==> inputs of build 5 <==
==> flow/design.v <==
module uart_rx
  #(parameter CLKS_PER_BIT = 104)
  (
   input        i_Clock,
   input        i_Rst,
   input        i_Rx_Serial,
   output reg [15:0] o_Rx_Byte,
  output reg square_wave,
  output reg pin1,
  output  reg pin2
  );
  parameter s_IDLE         = 3'b000;
  parameter s_RX_START_BIT = 3'b001;
  parameter s_RX_DATA_BITS = 3'b010;
  parameter s_RX_STOP_BIT  = 3'b011;
  parameter s_CLEANUP      = 3'b100;
  reg  [7:0] data_check;
  reg [7:0] first_8bit;
  reg [7:0] second_8bit;
  reg           r_Rx_Data_R;
  reg           r_Rx_Data;
  reg [15:0]     r_Clock_Count;
  reg [4:0]     r_Bit_Index;  
  reg [15:0]     r_Rx_Byte;
  reg [2:0]     r_SM_Main;
wire [60:0] distZ = 61'hFFFFFFFFFFFFFF;
reg [23:0] counter;
reg toggle;
reg toggle_n;
wire [23:0] store;
wire [15:0] distA;
reg [15:0] distB;
reg stop;
reg [15:0] rpm;
assign distA =40*distZ;
assign store = (rpm == 16'd0) ? 24'hFFFFFF : (18 * 100000)/ rpm;
  always @(posedge i_Clock)
    begin
    if (i_Rst)
    begin
      r_Rx_Data_R <= 1'b1;
      r_Rx_Data   <= 1'b1;
      o_Rx_Byte   <= 16'd0;
      rpm         <= 16'd0;
      counter     <= 24'd0;
      toggle      <= 1'b1;
      distB       <= 16'd0;
      stop        <= 1'b0;
      square_wave <= 1'b1;
      pin1        <= 1'b0;
      pin2        <= 1'b0;
    end
    else
    begin
      r_Rx_Data_R <= i_Rx_Serial;
      r_Rx_Data   <= i_Rx_Serial;
     o_Rx_Byte[15:8] <= second_8bit;
     o_Rx_Byte[7:0] <= first_8bit;
     rpm <= {second_8bit, first_8bit};
toggle_n = toggle;
if (stop==0)
begin
counter <= counter + 1;
if (counter >= store )
begin
toggle_n = ~toggle;
toggle <= toggle_n;
counter<=0;
if (second_8bit[7] == 0)
begin
pin1 <= 0;
pin2 <= 1;
end
else
begin
pin1 <= 1;
pin2 <= 0;
end
if (toggle_n==0)
begin
distB <= distB +1;
end
end
if (distB ==distA)
begin
stop <= 1;
end
else
begin
square_wave <= toggle_n;
end
end
end
end
always @(posedge i_Clock)
begin
    if (i_Rst)
    begin
      r_SM_Main     <= s_IDLE;
      r_Clock_Count <= 16'd0;
      r_Bit_Index   <= 5'd0;
      r_Rx_Byte     <= 16'd0;
      data_check    <= 8'h00;
      first_8bit    <= 8'h00;
      second_8bit   <= 8'h00;
    end
    else
      case (r_SM_Main)
        s_IDLE :
          begin
            r_Clock_Count <= 0;
            r_Bit_Index   <= 0;
            if (r_Rx_Data == 1'b0)           
              r_SM_Main <= s_RX_START_BIT;
            else
              r_SM_Main <= s_IDLE;
          end
        s_RX_START_BIT :
          begin
            if (r_Clock_Count == (CLKS_PER_BIT-1)/2)
              begin
                if (r_Rx_Data == 1'b0)
                  begin
                    r_Clock_Count <= 0;   
                    r_SM_Main     <= s_RX_DATA_BITS;
                  end
                else
                  r_SM_Main <= s_IDLE;
              end
            else
              begin
                r_Clock_Count <= r_Clock_Count + 1;
                r_SM_Main     <= s_RX_START_BIT;
              end
          end  
        s_RX_DATA_BITS :
          begin
            if (r_Clock_Count < CLKS_PER_BIT-1)
              begin
                r_Clock_Count <= r_Clock_Count + 1;
                r_SM_Main     <= s_RX_DATA_BITS;
              end
            else
              begin
                r_Clock_Count          <= 0;
                r_Rx_Byte[r_Bit_Index] <= r_Rx_Data;
                if (r_Bit_Index < 8)
                  begin
                    r_Bit_Index <= r_Bit_Index + 1;
                    r_SM_Main   <= s_RX_DATA_BITS;
                  end
                else
                  begin
						 if (data_check == 8'h01)
						 begin
                   first_8bit <= r_Rx_Byte[7:0];
						 data_check <= 8'h00;
						 end
						 if (data_check == 8'h00)
						 begin
					second_8bit <= r_Rx_Byte[7:0];
						 data_check <= 8'h01;
						 end
                    r_Bit_Index <= 0;
                    r_SM_Main   <= s_RX_STOP_BIT;
                  end
              end
          end  
        s_RX_STOP_BIT :
          begin
            if (r_Clock_Count < CLKS_PER_BIT-1)
              begin
                r_Clock_Count <= r_Clock_Count + 1;
                r_SM_Main     <= s_RX_STOP_BIT;
              end
            else
              begin
                r_Clock_Count <= 0;
                r_SM_Main     <= s_CLEANUP;
              end
          end  
        s_CLEANUP :
          begin
            r_SM_Main <= s_IDLE;
          end
        default :
          r_SM_Main <= s_IDLE;
      endcase
    end
endmodule  
==> flow/run.sh <==
#!/bin/bash
# the make line also repeats each setting of config.mk as NAME=value (left out here)
make -C /OpenROAD-flow-scripts/flow DESIGN_CONFIG=/design/flow/config.mk WORK_HOME=/design/flow/orfs CLKGATE_MAP_FILE= finish
==> flow/config.mk <==
export PLATFORM = sky130hd
export DESIGN_NAME = uart_rx
export DESIGN_NICKNAME = uart_rx
export VERILOG_FILES = /design/flow/design.v
export SDC_FILE = /design/flow/constraint.sdc
export NUM_CORES = 4
export LEC_CHECK = 0
export ABC_AREA = 1
export CAP_MARGIN = 20
export CORE_MARGIN = 2
export CORE_UTILIZATION = 72
export CTS_CLUSTER_DIAMETER = 230
export CTS_CLUSTER_SIZE = 64
export PLACE_DENSITY_LB_ADDON = 0.2
export SLEW_MARGIN = 20
==> flow/constraint.sdc <==
create_clock -name core_clock -period 60.3 [get_ports {i_Clock}]
set_input_delay 12.0600 -clock core_clock [delete_from_list [all_inputs] [get_ports {i_Clock}]]
set_output_delay 12.0600 -clock core_clock [all_outputs]
set_load 0.01 [all_outputs]
==> inputs of trial 63, as changes to build 5 <==
Settings changed: CTS_CLUSTER_DIAMETER 230 to not set, CTS_CLUSTER_SIZE 64 to 15, GPL_ROUTABILITY_DRIVEN set to 0, HOLD_SLACK_MARGIN set to 0.29, PLACE_DENSITY_LB_ADDON 0.2 to 0.02, SETUP_SLACK_MARGIN set to -0.35.
==> flow/constraint.sdc (replaced) <==
create_clock -name core_clock -period 13.3 [get_ports {i_Clock}]
set_input_delay 2.6600 -clock core_clock [delete_from_list [all_inputs] [get_ports {i_Clock}]]
set_output_delay 2.6600 -clock core_clock [all_outputs]
set_load 0.01 [all_outputs]
==> inputs of build 84, as changes to build 5 <==
Settings changed: ABC_AREA 1 to not set, CORE_ASPECT_RATIO set to 1.84, CORE_MARGIN 2 to 10, CORE_UTILIZATION 72 to 54, CTS_CLUSTER_DIAMETER 230 to not set, CTS_CLUSTER_SIZE 64 to not set, PLACE_DENSITY_LB_ADDON 0.2 to not set.
==> flow/constraint.sdc (replaced) <==
create_clock -name core_clock -period 100.0 [get_ports {i_Clock}]
set_input_delay 20.0000 -clock core_clock [delete_from_list [all_inputs] [get_ports {i_Clock}]]
set_output_delay 20.0000 -clock core_clock [all_outputs]
set_load 0.01 [all_outputs]
==> impl_metrics.toml <==
# yosys + openroad results
[die]
core_um2 = 39800

[status]
haltStage = "3_5_place_dp"
outcome = "did not finish"
error_line = "[ERROR DPL-0038] Utilization greater than 100%, impossible to legalize"

[synthesis]
simple_gate_area_frac = 0.345
syn_area_um2 = 29100
logic_family = "simple AND/OR/NAND/NOR gates"
synth_nets = 5319
The numbers above come from trial 63.

==> impl_metrics.toml <==
# yosys + openroad results
[synthesis]
syn_area_um2 = 29100
simple_gate_area_frac = 0.345

[status]
error_line = "[ERROR GRT-0232] Routing congestion too high. Check the congestion heatmap in the GUI."
outcome = "did not finish"
haltStage = "5_1_grt"
The numbers above come from build 5.

==> impl_metrics.toml <==
# implementation run metrics
[synthesis]
logic_family = "AND-OR/OR-AND gates"
synth_nets = 4716
simple_gate_area_frac = 0.282

[status]
outcome = "complete, no violations"
The numbers above come from build 84.

